==> build 68 <==
==> flow/design.v <==
`timescale 1ns/1ps
module base2_alu #(
  parameter LAT_BIN = 1,   
  parameter LAT_DEC = 8,   
  parameter LAT_DUO = 6    
)(
  input  wire        clk,
  input  wire        rst,
  input  wire        start,
  input  wire [3:0]  opcode,
  input  wire [15:0] a,
  input  wire [15:0] b,
  output reg         busy,
  output reg         done,
  output reg  [31:0] result
);
  reg [7:0] countdown;
  wire [7:0] lat_sel =
      (opcode <= 4'd2) ? LAT_BIN :
      ((opcode <= 4'd5) ? LAT_DEC : LAT_DUO);
  wire [31:0] res_bin =
      (opcode==4'd0)   ? (a + b) :
      (opcode==4'd1)   ? (a - b) :
      (opcode==4'd2)   ? (a * b) :
      (opcode==4'd3)   ? (a + b) :
      (opcode==4'd4)   ? (a - b) :
      (opcode==4'd5) ? (a * 16'd10) :
      (opcode==4'd6) ? (a + b) :
      (opcode==4'd7) ? (a - b) :
      (opcode==4'd8)  ? (a * 16'd3) : 32'd0;
  always @(posedge clk) begin
    if (rst) begin
      busy <= 1'b0; done <= 1'b0; countdown <= 8'd0; result <= 32'd0;
    end else begin
      done <= 1'b0;
      if (start && !busy) begin
        busy      <= 1'b1;
        countdown <= (lat_sel==0) ? 1 : lat_sel;
      end else if (busy) begin
        if (countdown > 8'd1) begin
          countdown <= countdown - 8'd1;
        end else begin
          busy   <= 1'b0;
          done   <= 1'b1;
          result <= res_bin;
        end
      end
    end
  end
endmodule
`timescale 1ns/1ps
module base10_alu #(
  parameter LAT_DEC = 1,   
  parameter LAT_BIN = 6,   
  parameter LAT_DUO = 6    
)(
  input  wire        clk,
  input  wire        rst,
  input  wire        start,
  input  wire [3:0]  opcode,
  input  wire [15:0] a,
  input  wire [15:0] b,
  output reg         busy,
  output reg         done,
  output reg  [31:0] result
);
  reg [7:0] countdown;
  wire [7:0] lat_sel =
      ((opcode>=4'd3) && (opcode<=4'd5)) ? LAT_DEC :
      ((opcode<=4'd2) ? LAT_BIN : LAT_DUO);
  wire [31:0] res_bin =
      (opcode==4'd0)   ? (a + b) :
      (opcode==4'd1)   ? (a - b) :
      (opcode==4'd2)   ? (a * b) :
      (opcode==4'd3)   ? (a + b) :
      (opcode==4'd4)   ? (a - b) :
      (opcode==4'd5) ? (a * 16'd10) :
      (opcode==4'd6) ? (a + b) :
      (opcode==4'd7) ? (a - b) :
      (opcode==4'd8)  ? (a * 16'd3) : 32'd0;
  always @(posedge clk) begin
    if (rst) begin
      busy <= 1'b0; done <= 1'b0; countdown <= 8'd0; result <= 32'd0;
    end else begin
      done <= 1'b0;
      if (start && !busy) begin
        busy      <= 1'b1;
        countdown <= (lat_sel==0) ? 1 : lat_sel;
      end else if (busy) begin
        if (countdown > 8'd1) begin
          countdown <= countdown - 8'd1;
        end else begin
          busy   <= 1'b0;
          done   <= 1'b1;
          result <= res_bin;
        end
      end
    end
  end
endmodule
`timescale 1ns/1ps
module base12_alu #(
  parameter LAT_DUO = 1,   
  parameter LAT_BIN = 6,   
  parameter LAT_DEC = 8    
)(
  input  wire        clk,
  input  wire        rst,
  input  wire        start,
  input  wire [3:0]  opcode,
  input  wire [15:0] a,
  input  wire [15:0] b,
  output reg         busy,
  output reg         done,
  output reg  [31:0] result
);
  reg [7:0] countdown;
  wire [7:0] lat_sel =
      ((opcode>=4'd6) && (opcode<=4'd8)) ? LAT_DUO :
      ((opcode<=4'd2) ? LAT_BIN : LAT_DEC);
  wire [31:0] res_bin =
      (opcode==4'd0)   ? (a + b) :
      (opcode==4'd1)   ? (a - b) :
      (opcode==4'd2)   ? (a * b) :
      (opcode==4'd3)   ? (a + b) :
      (opcode==4'd4)   ? (a - b) :
      (opcode==4'd5) ? (a * 16'd10) :
      (opcode==4'd6) ? (a + b) :
      (opcode==4'd7) ? (a - b) :
      (opcode==4'd8)  ? (a * 16'd3) : 32'd0;
  always @(posedge clk) begin
    if (rst) begin
      busy <= 1'b0; done <= 1'b0; countdown <= 8'd0; result <= 32'd0;
    end else begin
      done <= 1'b0;
      if (start && !busy) begin
        busy      <= 1'b1;
        countdown <= (lat_sel==0) ? 1 : lat_sel;
      end else if (busy) begin
        if (countdown > 8'd1) begin
          countdown <= countdown - 8'd1;
        end else begin
          busy   <= 1'b0;
          done   <= 1'b1;
          result <= res_bin;
        end
      end
    end
  end
endmodule
`timescale 1ns/1ps
module router_extended #(
  parameter B2_LAT_BIN  = 1, B2_LAT_DEC  = 8, B2_LAT_DUO  = 6,
  parameter B10_LAT_DEC = 1, B10_LAT_BIN = 6, B10_LAT_DUO = 6,
  parameter B12_LAT_DUO = 1, B12_LAT_BIN = 6, B12_LAT_DEC = 8
)(
  input  wire        clk,
  input  wire        rst,
  input  wire        start,
  input  wire [2:0]  cond_sel,
  input  wire [3:0]  opcode,
  input  wire [15:0] op_a,
  input  wire [15:0] op_b,
  output reg         busy,
  output reg         done,
  output reg  [31:0] result
);
  localparam [1:0] ROUTE_SENTINEL = 2'd3;
  wire [1:0] forced_target = (cond_sel <= 3'd2) ? cond_sel[1:0] : ROUTE_SENTINEL;
  wire [1:0] full_router_target =
      (opcode <= 4'd2)   ? 2'd0 :
      (opcode <= 4'd5) ? 2'd1 :
                                  2'd2;
  localparam [1:0] DUO_FALLBACK_TARGET = (B10_LAT_DUO <= B2_LAT_DUO) ? 2'd1 : 2'd0;
  wire [1:0] router_210_target =
      (opcode <= 4'd2)   ? 2'd0 :
      (opcode <= 4'd5) ? 2'd1 :
                                  DUO_FALLBACK_TARGET;
  wire [1:0] routed_target =
      (forced_target != ROUTE_SENTINEL) ? forced_target :
      (cond_sel == 3'd3) ? full_router_target :
      (cond_sel == 3'd4) ? router_210_target :
                           full_router_target;  
  reg  start_b2, start_b10, start_b12;
  wire busy_b2, done_b2;   wire [31:0] res_b2;
  wire busy_b10, done_b10; wire [31:0] res_b10;
  wire busy_b12, done_b12; wire [31:0] res_b12;
  base2_alu #(.LAT_BIN(B2_LAT_BIN), .LAT_DEC(B2_LAT_DEC), .LAT_DUO(B2_LAT_DUO)) u_b2(
    .clk(clk), .rst(rst), .start(start_b2), .opcode(opcode), .a(op_a), .b(op_b),
    .busy(busy_b2), .done(done_b2), .result(res_b2)
  );
  base10_alu #(.LAT_DEC(B10_LAT_DEC), .LAT_BIN(B10_LAT_BIN), .LAT_DUO(B10_LAT_DUO)) u_b10(
    .clk(clk), .rst(rst), .start(start_b10), .opcode(opcode), .a(op_a), .b(op_b),
    .busy(busy_b10), .done(done_b10), .result(res_b10)
  );
  base12_alu #(.LAT_DUO(B12_LAT_DUO), .LAT_BIN(B12_LAT_BIN), .LAT_DEC(B12_LAT_DEC)) u_b12(
    .clk(clk), .rst(rst), .start(start_b12), .opcode(opcode), .a(op_a), .b(op_b),
    .busy(busy_b12), .done(done_b12), .result(res_b12)
  );
  localparam S_IDLE=0, S_WAIT=1;
  reg [0:0] st;
  always @(posedge clk) begin
    if (rst) begin
      st <= S_IDLE; busy <= 1'b0; done <= 1'b0;
      start_b2 <= 1'b0; start_b10 <= 1'b0; start_b12 <= 1'b0;
      result <= 32'd0;
    end else begin
      done <= 1'b0;
      start_b2 <= 1'b0; start_b10 <= 1'b0; start_b12 <= 1'b0;
      case (st)
        S_IDLE: begin
          if (start) begin
            busy <= 1'b1;
            if (routed_target==2'd0) start_b2  <= 1'b1;
            if (routed_target==2'd1) start_b10 <= 1'b1;
            if (routed_target==2'd2) start_b12 <= 1'b1;
            st <= S_WAIT;
          end
        end
        S_WAIT: begin
          if ( (routed_target==2'd0 && done_b2) ||
               (routed_target==2'd1 && done_b10) ||
               (routed_target==2'd2 && done_b12) ) begin
            result <= (routed_target==2'd0) ? res_b2 :
                      (routed_target==2'd1) ? res_b10 :
                                              res_b12;
            done   <= 1'b1;
            busy   <= 1'b0;
            st     <= S_IDLE;
          end
        end
      endcase
    end
  end
endmodule
==> flow/run.sh <==
#!/bin/bash
# the make line also repeats each setting of config.mk as NAME=value (left out here)
make -C /OpenROAD-flow-scripts/flow DESIGN_CONFIG=/design/flow/config.mk WORK_HOME=/design/flow/orfs CLKGATE_MAP_FILE= finish
==> flow/config.mk <==
export PLATFORM = sky130hd
export DESIGN_NAME = router_extended
export DESIGN_NICKNAME = router_extended
export VERILOG_FILES = /design/flow/design.v
export SDC_FILE = /design/flow/constraint.sdc
export NUM_CORES = 4
export LEC_CHECK = 0
export CAP_MARGIN = 20
export CORE_MARGIN = 2
export CORE_UTILIZATION = 70
export CTS_CLUSTER_SIZE = 25
export HOLD_SLACK_MARGIN = 0.3
export PLACE_DENSITY = 0.8
export SETUP_SLACK_MARGIN = 1.3
export SLEW_MARGIN = 20
==> flow/constraint.sdc <==
create_clock -name core_clock -period 7.66 [get_ports {clk}]
set_input_delay 1.5320 -clock core_clock [delete_from_list [all_inputs] [get_ports {clk}]]
set_output_delay 1.5320 -clock core_clock [all_outputs]
set_load 0.01 [all_outputs]
==> build 60 (differences from build 68) <==
CORE_UTILIZATION = 40   (was 70)
CTS_CLUSTER_SIZE = default   (was 25)
HOLD_SLACK_MARGIN = default   (was 0.3)
PLACE_DENSITY = default   (was 0.8)
SETUP_SLACK_MARGIN = default   (was 1.3)
==> flow/constraint.sdc (replaced) <==
create_clock -name core_clock -period 10.0 [get_ports {clk}]
set_input_delay 2.0000 -clock core_clock [delete_from_list [all_inputs] [get_ports {clk}]]
set_output_delay 2.0000 -clock core_clock [all_outputs]
set_load 0.01 [all_outputs]
==> reports/summary.log <==
qor: outcome.status aborted with a tool error
qor: outcome.error_that_ended_the_run [ERROR GRT-0232] Routing congestion too high. Check the congestion heatmap in the GUI.
qor: outcome.failed_stage global routing
qor: global_routing.groute.layer.met3.usage 0.529
The numbers above come from build 68.

==> reports/summary.log <==
qor: outcome.status timing/DRC/antenna clean
qor: clock_network.post_cts.resized_instances 0
qor: pwr.powerClk 617 uW
qor: floorplan.chipHeight 224 um
qor: drt.detail_route.first_pass.iterations 6
qor: yosys.ys.warnings.count 4
qor: final_timing.finalClockSkew 0.00800 ns
qor: drt.drt_wl_total 62.1 mm
qor: final_timing.report.final.slew_viol_count 0
The numbers above come from build 60.

Power and IR drop assume default switching activity.
